## v11
Design MOTOR_TOP, start of the top module:
module MOTOR_TOP#(   
    parameter C_AXI_ID_WIDTH       = 4,         
    parameter C_AXI_ADDR_WIDTH     = 16,        
    parameter C_AXI_DATA_WIDTH     = 64,        
    parameter C_AXI_NBURST_SUPPORT = 1'b0,      
    parameter C_AXI_BURST_TYPE     = 2'b00,     
    parameter WATCH_DOG_WIDTH      = 12,         
    parameter C_ADDR_SUMOFFSET     =   32'h0000_1000,
    parameter C_ADDR_MOTOR2ETH     =   32'h0000_0000,       
    parameter C_ADDR_ETH2MOTOR     =   32'hE000_0000    
)(    
    input                               sys_clk,
    input                               sys_rst,
   	output                            	saxi_wready,  
   	input [C_AXI_ID_WIDTH-1:0]        	saxi_wid,     
   	input [C_AXI_ADDR_WIDTH-1:0]      	saxi_waddr,   
   	input [7:0]                       	saxi_wlen,    
   	input [2:0]                       	saxi_wsize,   
   	input [1:0]                       	saxi_wburst,  
   	input [1:0]                       	saxi_wlock,   
   	input [3:0]                       	saxi_wcache,  
   	input [2:0]                       	saxi_wprot,   
   	input                             	saxi_wvalid,  
   	output                            	saxi_wd_wready,   
   	input [C_AXI_DATA_WIDTH-1:0]      	saxi_wd_wdata,     
   	input [C_AXI_DATA_WIDTH/8-1:0]    	saxi_wd_wstrb,     
   	input                             	saxi_wd_wlast,     
   	input                             	saxi_wd_wvalid,    
   	output  [C_AXI_ID_WIDTH-1:0]      	saxi_wb_bid,      
   	output  [1:0]                     	saxi_wb_bresp,    
   	output                            	saxi_wb_bvalid,   
   	input                             	saxi_wb_bready,   
   	output                            	saxi_rready,      
   	input [C_AXI_ID_WIDTH-1:0]        	saxi_rid,         
  ...
For scale: about 2,700 cells after synthesis, roughly 350 flip-flops.
export LEC_CHECK = 0
export ABC_AREA = 1
export CAP_MARGIN = 15
export CELL_PAD_IN_SITES_GLOBAL_PLACEMENT = 2
export CORE_ASPECT_RATIO = 0.97
export CORE_MARGIN = 9
export CORE_UTILIZATION = 56
export CTS_CLUSTER_SIZE = 91
export GPL_ROUTABILITY_DRIVEN = 1
export HOLD_SLACK_MARGIN = -0.06
export MAX_ROUTING_LAYER = met5
export MIN_ROUTING_LAYER = met2
export PLACE_DENSITY = 0.58
export SETUP_SLACK_MARGIN = 1.8
export SLEW_MARGIN = 0
create_clock -name core_clock -period 7.2 [get_ports {sys_clk}]
run.sh (not shown) runs the stock make flow with config.mk's settings and CLKGATE_MAP_FILE=.
v11 failed in 3_1_place_gp_skip_io with GPL-0301.
diff inputs: v11 => v44
Settings: a deleted ABC_AREA that had been 1; a deleted CORE_ASPECT_RATIO that had been 0.97; a deleted MAX_ROUTING_LAYER that had been met5; a deleted CTS_CLUSTER_SIZE that had been 91; a deleted CELL_PAD_IN_SITES_GLOBAL_PLACEMENT that had been 2; a change of CAP_MARGIN from 15 to 20; a deleted GPL_ROUTABILITY_DRIVEN that had been 1; a deleted PLACE_DENSITY that had been 0.58; a change of CORE_MARGIN from 9 to 2; a deleted HOLD_SLACK_MARGIN that had been -0.06; a change of SLEW_MARGIN from 0 to 20; a change of CORE_UTILIZATION from 56 to 40; a deleted SETUP_SLACK_MARGIN that had been 1.8; a deleted MIN_ROUTING_LAYER that had been met2; a change of the clock period (ns, I/O delays scaled along) from 7.2 to 5.62.
Results
Average size of a mapped cell for v44 is higher than for v11.
Height of the chip: lower on v11
v44 completed end to end with timing, DRC and antenna clean.
Compared with v11, in v44 sequential cell area fraction in the yosys report went up by 2.5 points; number of distinct library cells after synthesis went up by 23; post-synthesis chip area from yosys went down by about 6.5%; die area went up by about 13%.
The inputs of v49 differ from those of v44 as listed below.
Settings: CORE_UTILIZATION: 40 -> 17; the clock period (ns, I/O delays scaled along): 5.62 -> 14.8.
--- outcome ---
- Logic area: v49 vs v44, no meaningful difference
- v49 and v44 ended up with roughly the same post-synthesis instance total.
- v49: number of placement rows higher than v44
- The growth of design area from synthesis to finish of v49 exceeds that of v44 by 3.8 points.
- Going from v44 to v49, wire length of the first global-routing pass grew by more than 10%.
## Diff of input files: v34 against v49
Settings: CORE_UTILIZATION changed from 17 to 40; the clock period (ns, I/O delays scaled along) changed from 14.8 to 8.67.
Results
Taking v34 over v49, the power in sequential cells ratio works out to 1.7.
The clock network latency to the later pin of the worst-skew pair reported for v34 is greater than that of v49 by 0.02 ns.
Cmp v34 vs v49: cell area lower in v34
Of v49 and v34, v49 shows the higher horizontal die dimension, with v34 below it.
When the final numbers for v49 and v34 were put side by side, the final HPWL from detailed placement turned out to be smaller in v34.
Between v49 and v34, the cell count went down.
Power is estimated from default activity; no workload was simulated.
